==> inputs of 11-07 <==
Design cpu_8b, start of the top module:
module cpu_8b(
    input wire clk,
    input wire rst,
    output wire halt,
    output wire mem_we,
    output wire [7:0] mem_addr,
    output wire [7:0] mem_wdata,
    input wire [7:0] mem_rdata
);
Settings: LEC_CHECK=0, ABC_AREA=1, CAP_MARGIN=20, CORE_ASPECT_RATIO=1.07, CORE_MARGIN=2, CORE_UTILIZATION=72, CTS_CLUSTER_DIAMETER=108, GPL_ROUTABILITY_DRIVEN=1, GPL_TIMING_DRIVEN=1, HOLD_SLACK_MARGIN=-0.08, MAX_ROUTING_LAYER=met4, PLACE_DENSITY_LB_ADDON=0.04, SETUP_SLACK_MARGIN=0.44, SLEW_MARGIN=5, TNS_END_PERCENT=40; clock period 1.79 ns.
run.sh (not shown) runs the stock make flow with config.mk's settings and CLKGATE_MAP_FILE=.
==> inputs of 06-20, as changes to 11-07 <==
- ABC_AREA: 1 -> unset
- CORE_ASPECT_RATIO: 1.07 -> unset
- CORE_UTILIZATION: 72 -> 40
- CTS_CLUSTER_DIAMETER: 108 -> unset
- GPL_ROUTABILITY_DRIVEN: 1 -> unset
- GPL_TIMING_DRIVEN: 1 -> unset
- HOLD_SLACK_MARGIN: -0.08 -> unset
- MAX_ROUTING_LAYER: met4 -> unset
- PLACE_DENSITY_LB_ADDON: 0.04 -> unset
- SETUP_SLACK_MARGIN: 0.44 -> unset
- SLEW_MARGIN: 5 -> 20
- TNS_END_PERCENT: 40 -> unset
==> flow/constraint.sdc (replaced) <==
create_clock -name core_clock -period 5.0 [get_ports {clk}]
set_input_delay 1.0000 -clock core_clock [delete_from_list [all_inputs] [get_ports {clk}]]
set_output_delay 1.0000 -clock core_clock [all_outputs]
set_load 0.01 [all_outputs]
==> inputs of 05-02, as changes to 11-07 <==
- CORE_ASPECT_RATIO: 1.07 -> unset
- CTS_CLUSTER_DIAMETER: 108 -> 221
- CTS_CLUSTER_SIZE: unset -> 98
- GPL_ROUTABILITY_DRIVEN: 1 -> unset
- GPL_TIMING_DRIVEN: 1 -> unset
- HOLD_SLACK_MARGIN: -0.08 -> unset
- MAX_ROUTING_LAYER: met4 -> unset
- PLACE_DENSITY_LB_ADDON: 0.04 -> unset
- SETUP_SLACK_MARGIN: 0.44 -> unset
- SLEW_MARGIN: 5 -> 20
- TNS_END_PERCENT: 40 -> unset
==> flow/constraint.sdc (replaced) <==
create_clock -name core_clock -period 4.32 [get_ports {clk}]
set_input_delay 0.8640 -clock core_clock [delete_from_list [all_inputs] [get_ports {clk}]]
set_output_delay 0.8640 -clock core_clock [all_outputs]
set_load 0.01 [all_outputs]
==> results <==
item	06-20	05-02	11-07
Outcome	finished clean	finished clean	aborted with a tool error
Stage where the flow stopped	-	-	detailed placement (3_5_place_dp)
Seq pwr share	0.447	0.407	-
End of the worst register-to-register path	zf_register.q	zf_register.q	-
Timing startpoint of the critical path	rst	rst	-
Clock slew at reported path FFs	0.10 ns	0.09 ns	-
Yosys cell types	64	39	39
Gr busiest metal	met2	met2	-
Simple-gate share of the synthesized area	0.246	0.350	0.350
Setup repair after global routing missed its margin	no	no	-
Share of synthesized area occupied by flip-flops and latches	0.258	0.257	0.257
Clock buffer count from CTS	5	5	-
Finished Layout Cells	598	671	-
Overall power of the completed layout	0.00105 W	0.00136 W	-
Switching Power	0.000391 W	0.000514 W	-
Final routed wirelength across all metal layers	9840 microns	10100 microns	-
Global-route usage over all layers	0.203	0.371	-
Pins over their slew limit	0	0	-
Met2 routing resource usage after global routing	0.351	0.621	-
Comb_multi_in	370	423	-
Count of max-cap constraint violations	0	0	-
Slew at the pin closest to its max-slew limit	0.604 ns	0.720 ns	-
Met1 usage	0.271	0.475	-
Number of signal-net inverters in the final layout	22	89	-

* * *

==> try-umber: inputs <==
==> flow/design.v <==
module control_unit(
    input wire [7:0] instr,          
    input wire [2:0] state,          
    input wire zf,                   
    input wire reset,                
    output reg [2:0] next_state,     
    output reg pc_we,                
    output reg pc_sel,               
    output reg pc_jmp_sel,           
    output reg [3:0] pc_offset,      
    output reg addr_sel,             
    output reg [3:0] addr_offset,    
    output reg mem_sel,              
    output reg mem_we,               
    output reg [2:0] alu_opcode,     
    output reg alu_sel_a,            
    output reg alu_sel_b,            
    output reg alu_we,               
    output reg zf_we,                
    output reg ir_we,                
    output reg a_sel,                
    output reg a_we,                 
    output reg b_sel,                
    output reg b_we,                 
    output reg halt                  
);
    localparam ADD    = 3'b000;
    localparam AND    = 3'b001;
    localparam NOT    = 3'b010;
    localparam LOAD   = 3'b011;
    localparam STORE  = 3'b100;
    localparam JUMP   = 3'b101;
    localparam JUMPz  = 3'b110;
    localparam HALT   = 3'b111;
    localparam FETCH      = 3'b000; 
    localparam DECODE     = 3'b001;
    localparam EXECUTE    = 3'b010;
    localparam MEMORY     = 3'b011;
    localparam WRITEBACK  = 3'b100;
    localparam HALT_STATE = 3'b101;
    localparam IDLE       = 3'b110;
    always @(*) begin
        pc_we = 0;               
        pc_sel = 0;              
        pc_jmp_sel = 0;          
        pc_offset = 4'b0000;     
        addr_sel = 0;            
        addr_offset = 4'b0000;   
        mem_sel = 0;             
        mem_we = 0;              
        alu_opcode = 3'b000;     
        alu_sel_a = 0;           
        alu_sel_b = 0;           
        alu_we = 0;              
        zf_we = 0;               
        ir_we = 0;               
        a_sel = 0;               
        a_we = 0;                
        b_sel = 0;               
        b_we = 0;                
        halt = 0;                
        next_state = FETCH;      
        if (reset) begin
            next_state = FETCH;      
        end
        else begin
            case (state)
                FETCH: begin                     
                    next_state = DECODE;         
                    pc_we = 1;                   
                    ir_we = 1;                   
                end
                DECODE: begin    
                    case (instr[7:5])       
                        ADD, AND, NOT, JUMP, JUMPz: begin
                            next_state = EXECUTE;       
                        end
                        LOAD, STORE: begin
                            next_state = MEMORY;
                        end
                        HALT: begin
                            next_state = HALT_STATE;
                        end
                    endcase
                end
                EXECUTE: begin                           
                    case (instr[7:5])
                        ADD, AND: begin
                            alu_opcode = instr[7:5];     
                            alu_sel_a = instr[3];        
                            alu_sel_b = instr[2];        
                            alu_we = 1;                  
                            zf_we = 1;                   
                            next_state = WRITEBACK;
                        end
                        NOT: begin
                            alu_opcode = instr[7:5];     
                            alu_sel_a = instr[3];        
                            alu_we = 1;                  
                            zf_we = 1;                   
                            next_state = WRITEBACK;
                        end
                        JUMP: begin
                            pc_jmp_sel = instr[4];       
                            pc_offset = instr[3:0];      
                            pc_sel = 1;                  
                            pc_we = 1;                   
                            next_state = IDLE;
                        end
                        JUMPz: begin
                            if (zf == 1) begin
                                pc_jmp_sel = instr[4];   
                                pc_offset = instr[3:0];  
                                pc_sel = 1;              
                                pc_we = 1;               
                            end
                            next_state = IDLE;
                        end
                    endcase
                end
                MEMORY: begin                                    
                    case (instr[7:5])
                        LOAD: begin
                            addr_offset = instr[3:0];    
                            addr_sel = 1;                
                            next_state = WRITEBACK;
                        end
                        STORE: begin
                            addr_offset = instr[3:0];    
                            addr_sel = 1;                
                            mem_sel = instr[4];          
                            mem_we = 1;                  
                            next_state = IDLE;
                        end
                    endcase
                end
                WRITEBACK: begin                         
                    case (instr[7:5])
                        ADD, AND, NOT: begin
                            if (instr[4] == 0) begin
                                a_sel = 1;               
                                a_we = 1;                
                            end else begin
                                b_sel = 1;               
                                b_we = 1;                
                            end
                            next_state = FETCH;
                        end
                        LOAD: begin
                            if (instr[4] == 0) begin
                                a_we = 1;            
                            end else begin
                                b_we = 1;            
                            end
                            next_state = FETCH;
                        end
                    endcase
                end 
                HALT_STATE: begin
                    halt = 1;
                    next_state = HALT_STATE;
                end
                IDLE: begin
                    next_state = FETCH;
                end
            endcase
        end
    end
endmodule
module alu(
    input wire [2:0] opcode,         
    input wire [7:0] a,              
    input wire [7:0] b,              
    output reg [7:0] y,              
    output reg zf                    
);
    localparam ADD = 3'b000;         
    localparam AND = 3'b001;         
    localparam NOT = 3'b010;         
always @(*) begin
    zf = 0;
    case (opcode)
        ADD: begin             
            y = a + b;
        end
        AND: begin              
            y = a & b;
        end
        NOT: begin              
            y = ~a;
        end
        default: begin               
            y = 8'b00000000;
        end
    endcase
    if (y == 8'b00000000) begin
        zf = 1;
    end
end
endmodule
module register #(
    parameter WIDTH = 8
)(
    input wire clk,                  
    input wire rst,                  
    input wire we,                   
    input wire [WIDTH-1:0] d,        
    output reg [WIDTH-1:0] q         
);
    always @(posedge clk) begin      
        if (rst) begin
            q <= {WIDTH{1'b0}};      
        end else if (we) begin
            q <= d;                  
        end
    end
endmodule
module mux_2to1 (
    input wire [7:0] in0,    
    input wire [7:0] in1,    
    input wire sel,          
    output wire [7:0] out    
);
    assign out = sel ? in1 : in0;
endmodule
module adder(
    input wire [7:0] a,
    input wire [7:0] b,
    output wire [7:0] sum
);
    assign sum = a + b;
endmodule
module zext(
    input wire [3:0] in,
    output wire [7:0] out
);
assign out = {4'b0000, in};
endmodule
module cpu_8b(
    input wire clk,
    input wire rst,
    output wire halt,
    output wire mem_we,
    output wire [7:0] mem_addr,
    output wire [7:0] mem_wdata,
    input wire [7:0] mem_rdata
);
    wire [7:0] mem_d_i;
    wire [7:0] mem_d_o;
    assign mem_wdata = mem_d_i;
    assign mem_d_o = mem_rdata;
    wire [2:0] alu_opcode;
    wire [7:0] alu_a;
    wire [7:0] alu_b;
    wire a_we;
    wire [7:0] a_reg_i;
    wire [7:0] a_reg_o;
    wire b_we;
    wire [7:0] b_reg_i;
    wire [7:0] b_reg_o;
    wire alu_we;
    wire [7:0] alu_res_next;
    wire [7:0] alu_res;
    wire zf_we;
    wire zf_next;
    wire zf;
    wire ir_we;
    wire [7:0] instr;
    wire [2:0] next_state;
    wire [2:0] state;
    wire pc_we;
    wire [7:0] pc_next;
    wire [7:0] pc;
    wire alu_sel_a;
    wire alu_sel_b;
    wire a_sel;
    wire b_sel;
    wire mem_sel;
    wire [7:0] offset_addr;
    wire addr_sel;
    wire [7:0] addr_offset_zext;
    wire [3:0] addr_offset;
    wire [3:0] pc_offset;
    wire [7:0] pc_offset_zext;
    wire [7:0] inc_pc;
    wire [7:0] new_pc;
    wire pc_sel;
    wire [7:0] jmp_reg_val;
    wire pc_jmp_sel;
    control_unit cpu_control(
        .instr(instr),
        .state(state),
        .zf(zf),
        .reset(rst),
        .next_state(next_state),
        .pc_we(pc_we),
        .pc_sel(pc_sel),
        .pc_jmp_sel(pc_jmp_sel),
        .pc_offset(pc_offset),
        .addr_sel(addr_sel),
        .addr_offset(addr_offset),
        .mem_sel(mem_sel),
        .mem_we(mem_we),
        .alu_opcode(alu_opcode),
        .alu_sel_a(alu_sel_a),
        .alu_sel_b(alu_sel_b),
        .alu_we(alu_we),
        .zf_we(zf_we),
        .ir_we(ir_we),
        .a_sel(a_sel),
        .a_we(a_we),
        .b_sel(b_sel),
        .b_we(b_we),
        .halt(halt)
    );
    alu alu_unit(
        .opcode(alu_opcode),
        .a(alu_a),
        .b(alu_b),
        .y(alu_res_next),
        .zf(zf_next)
    );
    register #(.WIDTH(8)) a_register(
        .clk(clk),
        .rst(rst),
        .we(a_we),
        .d(a_reg_i),
        .q(a_reg_o)
    );
    register #(.WIDTH(8)) b_register(
        .clk(clk),
        .rst(rst),
        .we(b_we),
        .d(b_reg_i),
        .q(b_reg_o)
    );
    register #(.WIDTH(8)) alu_register(
        .clk(clk),
        .rst(rst),
        .we(alu_we),
        .d(alu_res_next),
        .q(alu_res)
    );
    register #(.WIDTH(1)) zf_register(
        .clk(clk),
        .rst(rst),
        .we(zf_we),
        .d(zf_next),
        .q(zf)
    );
    register #(.WIDTH(8)) instruction_register(
        .clk(clk),
        .rst(rst),
        .we(ir_we),
        .d(mem_d_o),
        .q(instr)
    );
    register #(.WIDTH(3)) state_register(
        .clk(clk),
        .rst(rst),
        .we(1'b1),
        .d(next_state),
        .q(state)
    );
    register #(.WIDTH(8)) program_counter(
        .clk(clk),
        .rst(rst),
        .we(pc_we),
        .d(pc_next),
        .q(pc)
    );
    mux_2to1 alu_a_mux(
        .in0(a_reg_o),
        .in1(b_reg_o),
        .sel(alu_sel_a),
        .out(alu_a)
    );
    mux_2to1 alu_b_mux(
        .in0(a_reg_o),
        .in1(b_reg_o),
        .sel(alu_sel_b),
        .out(alu_b)
    );
    mux_2to1 a_register_mux(
        .in0(mem_d_o),
        .in1(alu_res),
        .sel(a_sel),
        .out(a_reg_i)
    );
    mux_2to1 b_register_mux(
        .in0(mem_d_o),
        .in1(alu_res),
        .sel(b_sel),
        .out(b_reg_i)
    );
    mux_2to1 mem_data_mux(
        .in0(a_reg_o),
        .in1(b_reg_o),
        .sel(mem_sel),
        .out(mem_d_i)
    );
    mux_2to1 mem_addr_mux(
        .in0(pc),
        .in1(offset_addr),
        .sel(addr_sel),
        .out(mem_addr)
    );
    adder addr_adder(
        .a(addr_offset_zext),
        .b(pc),
        .sum(offset_addr)
    );
    zext addr_zext(
        .in(addr_offset),
        .out(addr_offset_zext)
    );
    zext pc_zext(
        .in(pc_offset),
        .out(pc_offset_zext)
    );
    mux_2to1 pc_mux(
        .in0(inc_pc),
        .in1(new_pc),
        .sel(pc_sel),
        .out(pc_next)
    );
    adder inc_pc_adder(
        .a(pc),
        .b(8'b00000001),
        .sum(inc_pc)
    );
    adder new_pc_adder(
        .a(pc_offset_zext),
        .b(jmp_reg_val),
        .sum(new_pc)
    );
    mux_2to1 jump_mux(
        .in0(a_reg_o),
        .in1(b_reg_o),
        .sel(pc_jmp_sel),
        .out(jmp_reg_val)
    );
endmodule
==> flow/run.sh <==
#!/bin/bash
# the make line also repeats each setting of config.mk as NAME=value (left out here)
make -C /OpenROAD-flow-scripts/flow DESIGN_CONFIG=/design/flow/config.mk WORK_HOME=/design/flow/orfs CLKGATE_MAP_FILE= finish
==> flow/config.mk <==
export PLATFORM = sky130hd
export DESIGN_NAME = cpu_8b
export DESIGN_NICKNAME = cpu_8b
export VERILOG_FILES = /design/flow/design.v
export SDC_FILE = /design/flow/constraint.sdc
export NUM_CORES = 4
export LEC_CHECK = 0
export ABC_AREA = 0
export CAP_MARGIN = 20
export CORE_ASPECT_RATIO = 1.07
export CORE_MARGIN = 2
export CORE_UTILIZATION = 60
export CTS_CLUSTER_DIAMETER = 108
export CTS_CLUSTER_SIZE = 98
export GPL_ROUTABILITY_DRIVEN = 1
export GPL_TIMING_DRIVEN = 1
export MAX_ROUTING_LAYER = met4
export PLACE_DENSITY_LB_ADDON = 0.15
export SLEW_MARGIN = 35
export TNS_END_PERCENT = 30
==> flow/constraint.sdc <==
create_clock -name core_clock -period 5.66 [get_ports {clk}]
set_input_delay 1.1320 -clock core_clock [delete_from_list [all_inputs] [get_ports {clk}]]
set_output_delay 1.1320 -clock core_clock [all_outputs]
set_load 0.01 [all_outputs]
==> inputs of try-delta, as changes to try-umber <==
- ABC_AREA: 0 -> 1
- CORE_UTILIZATION: 60 -> 71
- CTS_CLUSTER_SIZE: 98 -> 14
- HOLD_SLACK_MARGIN: not set -> 0.29
- PLACE_DENSITY_LB_ADDON: 0.15 -> 0.28
- TNS_END_PERCENT: 30 -> not set
==> flow/constraint.sdc (replaced) <==
create_clock -name core_clock -period 3.22 [get_ports {clk}]
set_input_delay 0.6440 -clock core_clock [delete_from_list [all_inputs] [get_ports {clk}]]
set_output_delay 0.6440 -clock core_clock [all_outputs]
set_load 0.01 [all_outputs]
==> inputs of try-amber, as changes to try-umber <==
- ABC_AREA: 0 -> not set
- CORE_ASPECT_RATIO: 1.07 -> not set
- CORE_UTILIZATION: 60 -> 70
- CTS_CLUSTER_DIAMETER: 108 -> 85
- CTS_CLUSTER_SIZE: 98 -> not set
- GPL_ROUTABILITY_DRIVEN: 1 -> not set
- GPL_TIMING_DRIVEN: 1 -> not set
- MAX_ROUTING_LAYER: met4 -> not set
- PLACE_DENSITY_LB_ADDON: 0.15 -> not set
- SLEW_MARGIN: 35 -> 20
- TNS_END_PERCENT: 30 -> not set
==> flow/constraint.sdc (replaced) <==
create_clock -name core_clock -period 3.59 [get_ports {clk}]
set_input_delay 0.7180 -clock core_clock [delete_from_list [all_inputs] [get_ports {clk}]]
set_output_delay 0.7180 -clock core_clock [all_outputs]
set_load 0.01 [all_outputs]
==> comparison table <==
Cell with the largest stage delay on the worst path: try-amber -; try-delta ha_1; try-umber clkdlybuf4s50_1
Final weighted congestion of routability-driven global placement: try-amber 1.002; try-delta 0.9543; try-umber 0.9606
Net count, final: try-amber -; try-delta 687; try-umber 512
Worst-case reg-to-reg path depth: try-amber -; try-delta 19; try-umber 14
Reported sequential group power: try-amber -; try-delta 0.748 mW; try-umber 0.425 mW
Adder-cell area share of the yosys netlist: try-amber 7.808%; try-delta 7.784%; try-umber 7.808%
Clk pwr: try-amber -; try-delta 0.430 mW; try-umber 0.248 mW
Antenna-violating nets left: try-amber -; try-delta 0; try-umber 0
Comb power frac: try-amber -; try-delta 41.3%; try-umber 29.2%
Post-CTS Resized: try-amber 42; try-delta 23; try-umber 0
Launching instance or port of the critical path: try-amber -; try-delta rst; try-umber rst
Number of post-CTS setup repair buffers: try-amber 6; try-delta 1; try-umber 0
Hold Worst Slack: try-amber -; try-delta 0.5266 ns; try-umber 0.4754 ns
Number of cells on the critical path: try-amber -; try-delta 21; try-umber 14
Number of distinct library cell variants in the gate-level netlist after synthesis: try-amber 64; try-delta 39; try-umber 64
Setup Total Neg Slack: try-amber -; try-delta -0.09606 ns; try-umber 0 ns
Post-synthesis cell count: try-amber 462; try-delta 573; try-umber 462
Placed instance area: try-amber 4446 µm²; try-delta 4383 µm²; try-umber 3963 µm²
Status: try-amber did not finish; try-delta finished with violations; try-umber finished clean
Stage where the flow stopped: try-amber global routing; try-delta -; try-umber -
Violated checks: try-amber -; try-delta negative setup slack; try-umber -
Power figures rest on the tool's default switching activity, not on a simulated workload.
